==> flow/design.v (excerpt) <==
module comparator_latch #
(
  parameter n_to_response_time = -1038,
  parameter p_to_response_time = -1020,
  parameter const_response_time = 1285,
  parameter n_to_tau = -1248,
  parameter p_to_tau = 1037,
  parameter const_tau = 1042,
  parameter n_to_response_time_lh = -1752,
  parameter p_to_response_time_lh = -1006,
  parameter const_response_time_lh = 1185,
  parameter n_to_tau_lh = 1131,
  parameter p_to_tau_lh = -1115,
  parameter const_tau_lh = 1529
)
(
  input clk,
  input reset,
  input sys_clk,
  input [15-1:0] n,
  input [15-1:0] p,
  output [35-1:0] out
);
  reg [17-1:0] state_cycle_counter;
  reg [1-1:0] prev_sys_clk;
  reg [35-1:0] o;
  wire [32-1:0] wait_time;
  wire [51-1:0] tau;
  wire [36-1:0] dvdt;
  wire [32-1:0] wait_time_lh;
  wire [59-1:0] tau_lh;
  wire [37-1:0] dodt;
  reg [32-1:0] fsm;
  localparam fsm_init = 0;
  wire [35-1:0] padr_0;
  wire [23-1:0] padr_bits_1;
  assign padr_bits_1 = 0;
  wire [29-1:0] truncR_2;
  wire [29-1:0] padl_3;
  wire [28-1:0] padl_bits_4;
  wire [1-1:0] toSInt_5;
  assign toSInt_5 = 0;
  wire [28-1:0] toSInt_imm_6;
  wire [27-1:0] const_7;
  assign const_7 = 27'd55364812;
  assign toSInt_imm_6 = { toSInt_5, const_7 };
  assign padl_bits_4 = toSInt_imm_6;
  assign padl_3 = { { 1{ padl_bits_4[27] } }, padl_bits_4 };
  assign truncR_2 = padl_3;
  wire [12-1:0] truncR_shift_8;
  assign truncR_shift_8 = truncR_2 >>> 17;
  wire [12-1:0] truncR_imm_9;
  assign truncR_imm_9 = (truncR_2[28])? truncR_shift_8[11:0] : truncR_2[28:17];
  assign padr_0 = { truncR_imm_9, padr_bits_1 };
  wire [32-1:0] padl_10;
  wire [18-1:0] padl_bits_11;
  wire [32-1:0] truncR_12;
  wire [32-1:0] padl_13;
  wire [17-1:0] padl_bits_14;
  wire [96-1:0] truncR_15;
  wire [163-1:0] truncval_16;
  wire [163-1:0] padl_17;
  wire [85-1:0] padl_bits_18;
  wire [85-1:0] padl_19;
  wire [52-1:0] padl_bits_20;
  wire [98-1:0] truncR_21;
  wire [107-1:0] truncval_22;
  wire [107-1:0] padl_23;
  wire [53-1:0] padl_bits_24;
  wire [53-1:0] padr_25;
  wire [38-1:0] padr_bits_26;
  assign padr_bits_26 = 0;
  assign padr_25 = { n, padr_bits_26 };
  assign padl_bits_24 = padr_25;
  assign padl_23 = { { 54{ padl_bits_24[52] } }, padl_bits_24 };
  wire [107-1:0] padl_27;
  wire [53-1:0] padl_bits_28;
  wire [53-1:0] padl_29;
  wire [50-1:0] padl_bits_30;
  wire [50-1:0] param_31;
  assign param_31 = n_to_response_time;
  ...
Size in the first run: about 5700 cells after synthesis, ~68 I/O pins, ~54000 sq um of cells after synthesis.
clock: 24.8 ns
lec_check: 0
cap_margin: 20
core_margin: 2
core_utilization: 40
setup_slack_margin: 3.36
slew_margin: 20
run.sh (not shown) runs the stock make flow with config.mk's settings and CLKGATE_MAP_FILE=.
Edit:
CORE_UTILIZATION = 72   (was 40)
CTS_CLUSTER_SIZE = 37   (was default)
PLACE_DENSITY = 0.64   (was default)
SETUP_SLACK_MARGIN = default   (was 3.36)
clock period = 14.6 ns   (was 24.8 ns; I/O delays follow)
- With this change the flow completed, yet does not pass: negative setup slack
- synthesized area does not change
- final area rises by 8.1%
- wire length came out higher by about 16%
- hold slack is worse by 11 ps
- core utilization increases by 43 points
- synthesized cell count does not change
- sequential share of layout area is about the same
- non-clock buffer count increases by 882
Edit:
CORE_UTILIZATION = 40   (was 72)
CTS_CLUSTER_SIZE = default   (was 37)
PLACE_DENSITY = default   (was 0.64)
clock period = 24.8 ns   (was 14.6 ns; I/O delays follow)
Result: This time the run ran to the end with no violations. Area after synthesis is unchanged. Design area shrinks by roughly a tenth.
Edit:
ABC_AREA = 1   (was default)
CELL_PAD_IN_SITES_DETAIL_PLACEMENT = 1   (was default)
HOLD_SLACK_MARGIN = 0.09   (was default)
MIN_ROUTING_LAYER = met2   (was default)
clock period = 38.1 ns   (was 24.8 ns; I/O delays follow)
Outcome:
- cell area went up by 5.3%
- routed wire length rises by 44%
- hold slack degrades by 38 ps

========
Starting RTL as in the previous note.
clock: 20.1 ns
lec_check: 0
abc_area: 1
cap_margin: 10
cell_pad_in_sites_detail_placement: 0
cell_pad_in_sites_global_placement: 1
core_aspect_ratio: 0.61
core_margin: 2
core_utilization: 52
cts_cluster_diameter: 343
cts_cluster_size: 66
gpl_routability_driven: 0
gpl_timing_driven: 0
max_routing_layer: met4
min_routing_layer: met2
place_density_lb_addon: 0.28
setup_slack_margin: 5.0
slew_margin: 20
tns_end_percent: 55
The baseline died in global routing (5_1_grt), error GRT-0116.
==> next run, changes <==
Settings changed: ABC_AREA 1 to 0, CAP_MARGIN 10 to 20, CELL_PAD_IN_SITES_GLOBAL_PLACEMENT 1 to default, CORE_MARGIN 2 to 10, CORE_UTILIZATION 52 to 55, CTS_CLUSTER_DIAMETER 343 to 80, GPL_ROUTABILITY_DRIVEN 0 to default, MAX_ROUTING_LAYER met4 to default, MIN_ROUTING_LAYER met2 to met1, PLACE_DENSITY_LB_ADDON 0.28 to 0.07, SETUP_SLACK_MARGIN 5.0 to 1.73, TNS_END_PERCENT 55 to default.
After rerunning: Now the flow finished but failed the layout checks on setup timing; area after synthesis went down by 5.5%; synthesized cell count went down by 16%; die size falls by 1.0%.
==> next run, changes <==
Settings changed: ABC_AREA 0 to 1, CAP_MARGIN 20 to 10, CELL_PAD_IN_SITES_GLOBAL_PLACEMENT from default to 1, CORE_MARGIN 10 to 2, CORE_UTILIZATION 55 to 52, CTS_CLUSTER_DIAMETER 80 to default, GPL_ROUTABILITY_DRIVEN from default to 0, MAX_ROUTING_LAYER from default to met4, MIN_ROUTING_LAYER met1 to met2, PLACE_DENSITY_LB_ADDON 0.07 to 0.29, SETUP_SLACK_MARGIN 1.73 to 5.0, TNS_END_PERCENT from default to 65.
After rerunning: The new run did not get past global routing (5_1_grt); synthesized area goes up by a few percent; die size goes up slightly; synthesized cell count goes up by about a fifth.
